// multiply_n_divide_top
module multiply_n_divide_top(clk, reset, a_in, b_in, m_d, start, result, ready);
Size in the first run: roughly 210 flip-flops, roughly 260 I/O pins.
Settings: LEC_CHECK=0, ABC_AREA=1, CAP_MARGIN=20, CELL_PAD_IN_SITES_DETAIL_PLACEMENT=1, CORE_MARGIN=10, CORE_UTILIZATION=40, GPL_TIMING_DRIVEN=0, HOLD_SLACK_MARGIN=0.26, MAX_ROUTING_LAYER=met4, SETUP_SLACK_MARGIN=0.95, SLEW_MARGIN=20, TNS_END_PERCENT=45; clock period 4.5 ns.
run.sh (not shown) runs the stock make flow with config.mk's settings and CLKGATE_MAP_FILE=.
The first run finished clean.
Then changed:
ABC_AREA = default   (was 1)
CELL_PAD_IN_SITES_DETAIL_PLACEMENT = default   (was 1)
CELL_PAD_IN_SITES_GLOBAL_PLACEMENT = 1   (was default)
CORE_ASPECT_RATIO = 0.5   (was default)
CORE_MARGIN = 7   (was 10)
CORE_UTILIZATION = 58   (was 40)
CTS_CLUSTER_DIAMETER = 330   (was default)
CTS_CLUSTER_SIZE = 44   (was default)
GPL_ROUTABILITY_DRIVEN = 0   (was default)
GPL_TIMING_DRIVEN = default   (was 0)
HOLD_SLACK_MARGIN = default   (was 0.26)
MAX_ROUTING_LAYER = default   (was met4)
PLACE_DENSITY = 0.42   (was default)
SETUP_SLACK_MARGIN = -0.45   (was 0.95)
TNS_END_PERCENT = 20   (was 45)
Result:
- This time the run aborted during global placement
- die size goes down by well over a third
- synthesized cell count goes down by well over a third
- area after synthesis goes down by about a fifth
Then changed:
CELL_PAD_IN_SITES_GLOBAL_PLACEMENT = default   (was 1)
CORE_ASPECT_RATIO = default   (was 0.5)
CORE_MARGIN = 2   (was 7)
CORE_UTILIZATION = 70   (was 58)
CTS_CLUSTER_DIAMETER = 355   (was 330)
CTS_CLUSTER_SIZE = 40   (was 44)
GPL_ROUTABILITY_DRIVEN = default   (was 0)
PLACE_DENSITY = default   (was 0.42)
SETUP_SLACK_MARGIN = 0.67   (was -0.45)
TNS_END_PERCENT = default   (was 20)
clock period = 2.36 ns   (was 4.5 ns; I/O delays follow)
What happened: This time the run aborted during clock tree synthesis; die area goes down by a quarter to a third; synthesized area is unchanged; synthesized cell count does not change.
Then changed:
CORE_UTILIZATION = 40   (was 70)
CTS_CLUSTER_DIAMETER = default   (was 355)
CTS_CLUSTER_SIZE = default   (was 40)
PLACE_DENSITY_LB_ADDON = 0.14   (was default)
SETUP_SLACK_MARGIN = default   (was 0.67)
clock period = 7.02 ns   (was 2.36 ns; I/O delays follow)
What happened: The changed run finished with timing, DRC and antenna clean. Die size grows by 73%. Synthesized area stays the same. Synthesized cell count stays the same.
Then changed:
ABC_AREA = 1   (was default)
CORE_MARGIN = 10   (was 2)
HOLD_SLACK_MARGIN = 0.26   (was default)
MAX_ROUTING_LAYER = met4   (was default)
PLACE_DENSITY_LB_ADDON = default   (was 0.14)
TNS_END_PERCENT = 45   (was default)
clock period = 4.5 ns   (was 7.02 ns; I/O delays follow)
The new run completed with no timing, DRC or antenna violations.
Sequential share of layout area came out lower by 3.4 points.
Hold slack loses 0.0068 ns.
Sequential power goes up by 54%.

* * *

The RTL this note starts from:
==> flow/design.v <==
module alu(alu_out, multiply_top_in, divide_top_in, multiplicand_or_divider_in, sel);  
    input [64:0] multiply_top_in;  
    input [64:0] divide_top_in;  
    input [64:0] multiplicand_or_divider_in;  
    input sel;  
    output [64:0] alu_out;  
    wire [64:0] sum;  
    wire [64:0] diff;  
    assign sum = multiplicand_or_divider_in + multiply_top_in;
    assign diff = divide_top_in - multiplicand_or_divider_in;
    assign alu_out = sel ? sum : diff;
endmodule
module control(clk, reset, start, m_d, data_in, alu_sel, ready, wr, initial_wr, sh_right, sh_left);  
    input clk, reset, start, m_d;  
    input [1:0] data_in;  
    output ready, wr, initial_wr, sh_right, sh_left, alu_sel;  
    wire ready_check;
    wire wr_check;
    wire initial_wr_check;
    wire sh_right_check;
    wire sh_left_check;
    wire mul_wr;
    wire div_wr;
    reg [1:0] state;
    reg [9:0] counter;
    always @(posedge clk) begin
        if (reset) begin  
            state <= 2'd0;
            counter <= 10'd0;
        end
        else begin  
            case (state)  
                2'b00: begin  
                    if (start == 1) state <= 2'b01;  
                end
                2'b01: begin  
                    counter <= 0;  
                    state <= 2'b10;  
                end
                2'b10: begin  
                    if (counter == 63) state <= 2'b00;  
                    counter <= counter + 1;  
                end
            endcase
        end
    end
    assign alu_sel = m_d;  
    assign mul_wr = data_in[0] && m_d;  
    assign div_wr = !(data_in[1] || m_d);  
    assign wr_check = (state == 2'b10) && (mul_wr || div_wr);  
    assign wr = wr_check ? 1 : 0;  
    assign initial_wr_check = (state == 2'b01);  
    assign initial_wr = initial_wr_check ? 1 : 0;  
    assign sh_right_check = (state == 2'b10) && m_d;  
    assign sh_right = sh_right_check ? 1 : 0;  
    assign sh_left_check = (state == 2'b10) && (!m_d);  
    assign sh_left = sh_left_check ? 1 : 0;  
    assign ready_check = (state == 2'b00);  
    assign ready = ready_check ? 1 : 0;  
endmodule
module multiplicand_n_divider_register(clk, reset, data_in, data_out);
    input [63:0] data_in;  
    input clk, reset;  
    output [63:0] data_out;  
    reg [63:0] mul_div_reg;  
    always @(posedge clk) begin
        if (reset)  
            mul_div_reg <= 64'd0;  
        else 
            mul_div_reg <= data_in;  
    end
    assign data_out = mul_div_reg;
endmodule
module result_register(clk, reset, data_in, wr, initial_data_in, initial_wr, sh_right, sh_left, result);
    input [64:0] data_in;  
    input [63:0] initial_data_in;  
    input clk, reset, wr, initial_wr, sh_right, sh_left;  
    output [128:0] result;  
    reg [128:0] result_reg;  
    always @(posedge clk) begin
        if (reset)  
            result_reg <= 129'd0;  
        else begin
            if (initial_wr == 1)  
                result_reg <= {65'd0, initial_data_in};  
            else begin
                if (wr && sh_right)  
                    result_reg <= {1'd0, data_in, result_reg[63:1]}; 
                else if (wr && sh_left)  
                    result_reg <= {data_in, result_reg[62:0], 1'b1};
                else if (sh_right)  
                    result_reg <= {1'd0, result_reg[128:1]};
                else if (sh_left)  
                    result_reg <= {result_reg[127:0], 1'b0};
            end
        end
    end
    assign result = result_reg;
endmodule
module multiply_n_divide_top(clk, reset, a_in, b_in, m_d, start, result, ready);
    input [63:0] a_in, b_in;  
    input clk, reset, start, m_d;  
    output ready;  
    output [128:0] result;  
    wire [63:0] mul_div_reg_out;  
    wire [64:0] alu_out;  
    wire [128:0] res_reg_out;  
    wire control_wr;  
    wire control_initial_wr;  
    wire control_sh_right;  
    wire control_alu_sel;  
    wire control_sh_left;  
    multiplicand_n_divider_register mndr1(
        .clk(clk),
        .reset(reset),
        .data_in(b_in),
        .data_out(mul_div_reg_out)
    );
    alu alu1(
        .multiply_top_in(res_reg_out[128:64]),
        .divide_top_in(res_reg_out[127:63]),
        .multiplicand_or_divider_in({1'b0,mul_div_reg_out}),
        .sel(control_alu_sel),
        .alu_out(alu_out)
    );
    result_register resr1(
        .clk(clk),
        .reset(reset),
        .data_in(alu_out),
        .wr(control_wr),
        .initial_data_in(a_in),
        .initial_wr(control_initial_wr),
        .sh_right(control_sh_right),
        .sh_left(control_sh_left),
        .result(res_reg_out)
    );
    control cu1(
        .clk(clk),
        .reset(reset),
        .start(start),
        .m_d(m_d),
        .data_in({alu_out[64], res_reg_out[0]}),
        .alu_sel(control_alu_sel),
        .ready(ready),
        .wr(control_wr),
        .initial_wr(control_initial_wr),
        .sh_right(control_sh_right),
        .sh_left(control_sh_left)
    );
    assign result = res_reg_out;
endmodule
clock: 4.5 ns
lec_check: 0
abc_area: 1
cap_margin: 35
cell_pad_in_sites_detail_placement: 2
cell_pad_in_sites_global_placement: 1
core_margin: 10
core_utilization: 40
gpl_timing_driven: 0
hold_slack_margin: 0.26
max_routing_layer: met5
place_density_lb_addon: 0.2
setup_slack_margin: -0.0
slew_margin: 20
tns_end_percent: 80
The baseline aborted during detailed placement.
==> next run, changes <==
Settings changed: ABC_AREA 1 to unset, CAP_MARGIN 35 to 20, CELL_PAD_IN_SITES_DETAIL_PLACEMENT 2 to unset, CELL_PAD_IN_SITES_GLOBAL_PLACEMENT 1 to unset, CORE_MARGIN 10 to 2, CORE_UTILIZATION 40 to 70, CTS_CLUSTER_SIZE set to 37, GPL_TIMING_DRIVEN 0 to unset, HOLD_SLACK_MARGIN 0.26 to unset, MAX_ROUTING_LAYER met5 to met4, PLACE_DENSITY_LB_ADDON 0.2 to unset, SETUP_SLACK_MARGIN -0.0 to unset, TNS_END_PERCENT 80 to unset.
Clock period 4.5 ns to 3.54 ns, I/O delays scaled along.
Result: Now the flow finished with negative setup slack left; area after synthesis fell by about a fifth; die size falls by well over a third; synthesized cell count falls by well over a third.
==> next run, changes <==
Settings changed: CAP_MARGIN 20 to 15, CORE_UTILIZATION 70 to 71, CTS_CLUSTER_SIZE 37 to 40, MAX_ROUTING_LAYER met4 to unset, SETUP_SLACK_MARGIN set to 0.89.
Clock period 3.54 ns to 3.36 ns, I/O delays scaled along.
Now the flow died in clock tree synthesis.
Die size is lower by 1.4%.
Synthesized cell count is unchanged.
Area after synthesis does not change.
==> next run, changes <==
Settings changed: CAP_MARGIN 15 to 20, CORE_UTILIZATION 71 to 40, CTS_CLUSTER_SIZE 40 to unset, SETUP_SLACK_MARGIN 0.89 to unset.
Clock period 3.36 ns to 4.5 ns, I/O delays scaled along.
The changed run produced a clean layout.
Synthesized area stays the same.
Synthesized cell count is unchanged.
Die area goes up by 75%.

* * *

Starts from the design.v that is shown in full above.
Settings: LEC_CHECK=0, ABC_AREA=0, CAP_MARGIN=20, CELL_PAD_IN_SITES_DETAIL_PLACEMENT=1, CELL_PAD_IN_SITES_GLOBAL_PLACEMENT=2, CORE_MARGIN=6, CORE_UTILIZATION=41, HOLD_SLACK_MARGIN=0.15, PLACE_DENSITY_LB_ADDON=0.09, SETUP_SLACK_MARGIN=0.57, SLEW_MARGIN=15, TNS_END_PERCENT=30; clock period 7.02 ns.
Next try:
- ABC_AREA: 0 -> 1
- CELL_PAD_IN_SITES_GLOBAL_PLACEMENT: 2 -> unset
- CORE_MARGIN: 6 -> 2
- CORE_UTILIZATION: 41 -> 40
- HOLD_SLACK_MARGIN: 0.15 -> 0.04
- PLACE_DENSITY_LB_ADDON: 0.09 -> 0.14
- TNS_END_PERCENT: 30 -> 10
What happened: Register-to-register slack improves by 0.57 ns; count of clock-buffer cells in the layout increases by 1; area after synthesis rises by 24%.
Next try:
- ABC_AREA: 1 -> unset
- CELL_PAD_IN_SITES_DETAIL_PLACEMENT: 1 -> unset
- CORE_UTILIZATION: 40 -> 72
- CTS_CLUSTER_DIAMETER: unset -> 203
- HOLD_SLACK_MARGIN: 0.04 -> unset
- PLACE_DENSITY_LB_ADDON: 0.14 -> unset
- SETUP_SLACK_MARGIN: 0.57 -> 0.27
- SLEW_MARGIN: 15 -> 20
- TNS_END_PERCENT: 10 -> unset
- clock period: 7.02 -> 3.89 ns (I/O delays scaled with it)
The changed run completed without violations.
Core utilization came out higher by 43 points.
Area after synthesis came out lower by about a fifth.
Final area came out lower by about a fifth.
Power came out higher by well over a third.
Next try:
- CORE_UTILIZATION: 72 -> 70
- CTS_CLUSTER_DIAMETER: 203 -> 41
- CTS_CLUSTER_SIZE: unset -> 37
- MAX_ROUTING_LAYER: unset -> met4
- PLACE_DENSITY: unset -> 0.65
- SETUP_SLACK_MARGIN: 0.27 -> 0.19
- clock period: 3.89 -> 3.54 ns (I/O delays scaled with it)
What happened: This time the run never finished: it broke off in global routing (5_1_grt). Die area grows by a few percent. Synthesized cell count does not change. Synthesized area stays the same.
No activity file was given, so power comes from the tool's default toggle rates.
